// comp_mult_top
module comp_mult_top #(
parameter NO_MULT   = 4     ,  
parameter APB_BADDR = 0     ,  
parameter SYS_AW    = 16    ,  
parameter REG_DW    = 16       
)(
input                    clk         ,  
input                    rst_n       ,  
input      [ SYS_AW-1:0] apb_paddr   ,  
input                    apb_psel    ,  
input                    apb_penable ,  
input                    apb_pwrite  ,  
input      [REG_DW -1:0] apb_pwdata  ,  
output                   apb_pready  ,  
output reg [REG_DW -1:0] apb_prdata  ,  
output reg               apb_pslverr ,  
output reg               mem_ce      ,  
output reg               mem_we      ,  
output reg [SYS_AW -1:0] mem_addr    ,  
output reg [     8 -1:0] mem_wr_data ,  
input      [     8 -1:0] mem_rd_data    
);
Size: ~180 flip-flops, ~23000 sq um of cells after synthesis.
Settings: LEC_CHECK=0, ABC_AREA=1, CAP_MARGIN=20, CORE_MARGIN=2, CORE_UTILIZATION=69, CTS_CLUSTER_SIZE=95, SLEW_MARGIN=20, TNS_END_PERCENT=10; clock period 5.37 ns.
run.sh (not shown) runs the stock make flow with config.mk's settings and CLKGATE_MAP_FILE=.
The baseline finished with setup timing left.
Next try:
- ABC_AREA: 1 -> not set
- CORE_UTILIZATION: 69 -> 72
- CTS_CLUSTER_SIZE: 95 -> not set
- PLACE_DENSITY_LB_ADDON: not set -> 0.25
- TNS_END_PERCENT: 10 -> not set
- clock period: 5.37 -> 7.27 ns (I/O delays scaled with it)
=>
- The changed run finished with setup timing left
- power increases by about 26%
- hold slack is worse by 0.028 ns
- combinational power grows to 4.0 times its value
- register-to-register slack gets better by 1.4 ns
- final area decreases by 13%
- global-route usage falls by 9.4 points
- synthesized cell count drops by 26%
- sequential cell count is unchanged
- wire length decreases by 31%
Next try:
- CORE_UTILIZATION: 72 -> 52
- PLACE_DENSITY_LB_ADDON: 0.25 -> not set
- clock period: 7.27 -> 5.52 ns (I/O delays scaled with it)
The new run finished with setup timing left. Design area rose by 7.0%. Hold slack is worse by 0.0053 ns. Sequential cell count is unchanged. Critical path depth decreases by 2. Count of clock-buffer cells in the layout climbs by 1. Non-clock buffer count rises by 151. Area after synthesis does not change.
Next try:
- CORE_UTILIZATION: 52 -> 66
- CTS_CLUSTER_SIZE: not set -> 36
- HOLD_SLACK_MARGIN: not set -> 0.29
- SETUP_SLACK_MARGIN: not set -> 1.24
- clock period: 5.52 -> 8.58 ns (I/O delays scaled with it)
After rerunning: With this change the flow went through all stages and came out clean; clock-buffer cell count falls by 1; setup slack improves by 2.2 ns; sequential power falls by a quarter to a third; clock skew is about the same; global-route usage rises by 5.5 points.
Next try:
- CTS_CLUSTER_SIZE: 36 -> not set
- HOLD_SLACK_MARGIN: 0.29 -> 0.28
- SETUP_SLACK_MARGIN: 1.24 -> -0.49
- clock period: 8.58 -> 7.58 ns (I/O delays scaled with it)
After rerunning: The new run ran to the end with violations: setup timing; power grows by about a fifth; via count hardly moves; sequential share of layout area is about the same.
Next try:
- CORE_UTILIZATION: 66 -> 40
- HOLD_SLACK_MARGIN: 0.28 -> not set
- SETUP_SLACK_MARGIN: -0.49 -> not set
- clock period: 7.58 -> 10.0 ns (I/O delays scaled with it)
What happened:
- The new run ran to the end with no violations
- non-clock buffer count went down by 162
- flip-flop count is unchanged
- power went down by 32%
- setup slack gets better by 1.0 ns
- clock power went down by about 26%
- design area went down by 4.6%
- global-route usage went down by 14 points
- count of clock-buffer cells in the layout stays the same

* * *

Starting RTL as in the previous note.
clock: 9.98 ns
lec_check: 0
abc_area: 1
cap_margin: 25
core_aspect_ratio: 1.88
core_margin: 8
core_utilization: 72
cts_cluster_diameter: 227
cts_cluster_size: 98
gpl_routability_driven: 0
gpl_timing_driven: 1
hold_slack_margin: 0.19
place_density_lb_addon: 0.3
slew_margin: 20
tns_end_percent: 20
The starting point produced a clean layout.
Edit:
Settings changed: ABC_AREA 1 to 0, CAP_MARGIN 25 to 30, CELL_PAD_IN_SITES_DETAIL_PLACEMENT set to 1, CORE_ASPECT_RATIO 1.88 to not set, CORE_MARGIN 8 to 7, CORE_UTILIZATION 72 to 56, CTS_CLUSTER_DIAMETER 227 to 279, CTS_CLUSTER_SIZE 98 to 95, GPL_ROUTABILITY_DRIVEN 0 to 1, HOLD_SLACK_MARGIN 0.19 to 0.1, MAX_ROUTING_LAYER set to met5, PLACE_DENSITY_LB_ADDON 0.3 to 0.17, SLEW_MARGIN 20 to 40, TNS_END_PERCENT 20 to not set.
=> The changed run completed without violations. Cell count is lower by 20%. Clock skew climbs by 0.019 ns. Cell area goes down by 6.2%.
Edit:
Settings changed: CAP_MARGIN 30 to 10, CORE_UTILIZATION 56 to 41, CTS_CLUSTER_DIAMETER 279 to not set, CTS_CLUSTER_SIZE 95 to 40, HOLD_SLACK_MARGIN 0.1 to 0.19, MAX_ROUTING_LAYER met5 to met4, PLACE_DENSITY set to 0.59, PLACE_DENSITY_LB_ADDON 0.17 to not set, SETUP_SLACK_MARGIN set to 0.67, SLEW_MARGIN 40 to 20.
=> The new run finished with timing, DRC and antenna clean; global-route usage goes down by 10 points; maximum frequency grows by a few percent; flip-flop count is unchanged; non-clock buffer count rises by 11.
Edit:
Settings changed: CAP_MARGIN 10 to 5, CTS_CLUSTER_DIAMETER set to 279, CTS_CLUSTER_SIZE 40 to 95, GPL_TIMING_DRIVEN 1 to 0, PLACE_DENSITY 0.59 to not set, PLACE_DENSITY_LB_ADDON set to 0.17, SLEW_MARGIN 20 to 40.
=> Via count goes up by 1.5%; worst hold slack improved by 0.0076 ns; power goes up by about 2.7%; combinational power hardly moves; wire length goes up by 5.4%; setup slack improved by 0.15 ns; flip-flop count does not change; clock-buffer cell count goes down by 1; global-route usage goes up by 1.0 points.
Edit:
Settings changed: ABC_AREA 0 to 1, CAP_MARGIN 5 to 10, CTS_CLUSTER_DIAMETER 279 to not set, CTS_CLUSTER_SIZE 95 to 40, GPL_TIMING_DRIVEN 0 to 1, MAX_ROUTING_LAYER met4 to met5, SLEW_MARGIN 40 to 20.
What happened:
- clock power fell by 3.4%
- worst setup slack improves by 0.29 ns
- power fell by 38%
- final cell count rose by 27%
- worst hold slack improves by 0.040 ns
- clock-buffer cell count fell by 1
- global-route usage fell by 0.69 points
- area after synthesis rose by 8.4%
- combinational power fell by 85%

* * *

Setup of amber:
Starting RTL as in the previous note.
Settings: LEC_CHECK=0, ABC_AREA=1, CAP_MARGIN=20, CORE_MARGIN=2, CORE_UTILIZATION=67, CTS_CLUSTER_SIZE=98, PLACE_DENSITY=0.41, SETUP_SLACK_MARGIN=1.24, SLEW_MARGIN=20, TNS_END_PERCENT=5; clock period 5.15 ns.
[amber] flow finished | final checks: failed | reasons: negative setup slack
## Diff of input files: maple against amber
- PLACE_DENSITY no longer set, was 0.41
- TNS_END_PERCENT no longer set, was 5
- CTS_CLUSTER_SIZE no longer set, was 98
- ABC_AREA no longer set, was 1
- CORE_UTILIZATION now 40, was 67
- SETUP_SLACK_MARGIN no longer set, was 1.24
- the clock period (ns, I/O delays scaled along) now 11.4, was 5.15
==> comparison <==
amber finished all stages; layout check result: FAIL, due to negative setup slack.
maple has completed all stages; timing, DRC and antenna checks passed.
Relative to amber, the via count of the first global-routing pass of maple is lower by 8169.
Going from amber to maple, the worst hold margin was found to have gone down by 46 ps.
Power consumption delta for maple relative to amber: about 34% lower
Setup slack: maple more than amber
Compared with amber, maple shows sequential group power lower by about 55%.
Number of buffers added by the clock tree synthesis step came out exactly the same in amber and maple.
Compare amber and maple | total of plain and repair buffers excluding clock buffers lower: maple
What willow does differently from maple at the input level:
- CORE_UTILIZATION changed from 40 to 60
- ABC_AREA newly set to 1
- TNS_END_PERCENT newly set to 5
- CTS_CLUSTER_SIZE newly set to 98
- the clock period (ns, I/O delays scaled along) changed from 11.4 to 5.15
==> results <==
willow vs maple — number of cell instances on the worst register-to-register path climbed by more than a quarter
Compared with maple, the router placed more vias in willow.
Ran to the end and failed final checks on negative setup slack: willow.
Between willow and maple, the flop share of the area is lower for willow.
On net count after synthesis: between willow and maple, it ends up higher for willow.
### willow -> nickel
- SETUP_SLACK_MARGIN: unset -> 1.74
- CTS_CLUSTER_SIZE: 98 -> unset
- ABC_AREA: 1 -> unset
- CORE_UTILIZATION: 60 -> 40
- TNS_END_PERCENT: 5 -> unset
- the clock period (ns, I/O delays scaled along): 5.15 -> 9.39
## What came out
- No stage failed in nickel, and the final checks on the layout all came back clean.
- Comparing willow and nickel, global-route usage is higher on willow.
- Wire length of the first global-routing pass went down by more than 10% going from willow to nickel.
- Against willow as the reference, nickel delivers a lower power.
- nickel vs willow, final-layout setup total negative slack went up by 24260 ps.
- Compared with willow, nickel shows a pin count of the biggest net entering global routing that is 13 higher.
- nickel against willow; height of the chip is up by more than 10%.
- Summary of nickel over willow: total area of multi-input combinational cells fell by 7.3%; final cell count moved down.

* * *

## run 1
comp_mult_top again, from the RTL that the note above started with.
Settings: LEC_CHECK=0, CAP_MARGIN=15, CELL_PAD_IN_SITES_GLOBAL_PLACEMENT=2, CORE_MARGIN=2, CORE_UTILIZATION=40, CTS_CLUSTER_DIAMETER=334, CTS_CLUSTER_SIZE=41, SLEW_MARGIN=20; clock period 10.0 ns.
Changes in run 2 relative to run 1:
Settings: CORE_MARGIN: 2 -> 9; MIN_ROUTING_LAYER: unset -> met1; CTS_CLUSTER_DIAMETER: 334 -> unset; MAX_ROUTING_LAYER: unset -> met5; CTS_CLUSTER_SIZE: 41 -> 88; CORE_ASPECT_RATIO: unset -> 0.65; CAP_MARGIN: 15 -> 20; CELL_PAD_IN_SITES_DETAIL_PLACEMENT: unset -> 2; ABC_AREA: unset -> 1.
Results
- Die area in run 2 is 21% higher than in run 1
- Compared with run 1, in run 2 power share of the combinational group has decreased, overall routing resource usage +7.3 points, slew at the pin closest to its max-slew limit lower.
- Clock-net power delta for run 2 relative to run 1: about 5.6% higher
- Largest fanout on the critical path: run 2 vs run 1 up 7
- Run 2 does worse than run 1 on cell area after synthesis.
- Min non-clock buffer count across run 2 and run 1: run 2
- Fraction of the mapped netlist area in simple logic gates delta for run 2 relative to run 1: 10 points higher
- Diff run 1 -> run 2 | data required time at the worst endpoint | increase of 0.08 ns
- In run 2 the total chip power turned out 33% lower than in run 1.
For run 3, these inputs were changed with respect to run 2:
Settings: MIN_ROUTING_LAYER removed (was met1); CTS_CLUSTER_SIZE changed from 88 to 100; CELL_PAD_IN_SITES_DETAIL_PLACEMENT removed (was 2); CORE_MARGIN changed from 9 to 2; CTS_CLUSTER_DIAMETER newly set to 258; ABC_AREA removed (was 1); CORE_ASPECT_RATIO removed (was 0.65); TNS_END_PERCENT newly set to 15; CAP_MARGIN changed from 20 to 15; MAX_ROUTING_LAYER removed (was met5).
### Flow results
- Run 3: critical path depth 27% below run 2
- In the reports for run 2 and run 3, the larger clock network fraction of total power belongs to run 2.
- Relative to run 2, post-synthesis cell type count increased by 26 in run 3.
- Between run 3 and run 2, it is run 3 whose endpoint required time on the critical path is lower, by 0.08 ns.
- Against run 2, synthesized cell count in run 3 fell by more than a quarter.
- Taking run 3 over run 2, the cell count after placement ratio works out to 0.77.
- The maximum clock frequency of run 3 is lower than that of run 2.
- Summary of run 3 over run 2: xor-xnor portion of the synthesized cell area moved up; final cycle utilization of the critical path moved up; clock-buffer cell count moved up; final setup slack of the worst path moved down.
diff inputs: run 3 => run 4
Settings: CAP_MARGIN: 15 -> 20; SLEW_MARGIN: 20 -> 5; PLACE_DENSITY_LB_ADDON: unset -> 0.21; CTS_CLUSTER_SIZE: 100 -> unset; CORE_UTILIZATION: 40 -> 16; MAX_ROUTING_LAYER: unset -> met4; CELL_PAD_IN_SITES_GLOBAL_PLACEMENT: 2 -> unset; CTS_CLUSTER_DIAMETER: 258 -> unset; TNS_END_PERCENT: 15 -> unset; MIN_ROUTING_LAYER: unset -> met1.
==> comparison <==
Run 4 ran to completion and came out clean on the timing, design-rule and antenna checks. Lower met3 track demand over resource among run 3 and run 4: run 4. Count of vias placed by the detailed router: run 4 < run 3. Min routed wire length on met3 across run 3 and run 4: run 3.
### run 4 -> run 5
Settings: an added CORE_ASPECT_RATIO of 0.61; a change of MIN_ROUTING_LAYER from met1 to met2; a change of CAP_MARGIN from 20 to 10; an added GPL_TIMING_DRIVEN of 0; an added TNS_END_PERCENT of 35; an added CTS_CLUSTER_SIZE of 98; an added HOLD_SLACK_MARGIN of 0.2; a change of SLEW_MARGIN from 5 to 15; a change of MAX_ROUTING_LAYER from met4 to met5.
Results
- Compared with run 4, run 5 is hungrier on power.
- Compared with run 4, run 5 shows a non-clock buffer count that is about 40% higher.
- Share of total power in combinational logic ends up higher on run 5.
- Run 5 vs run 4 — fmax dropped 3.3%.
- Run 4 → run 5: iteration-0 DRC count of the detailed router up about 160%; worst-case headroom to the max-slew limit down 13 points.
- Diff run 4 -> run 5 | flop share of the area | decrease of 0.28 points
- Combinational share of cell area: run 5 vs run 4, no meaningful difference
No activity file was given, so power comes from the tool's default toggle rates.
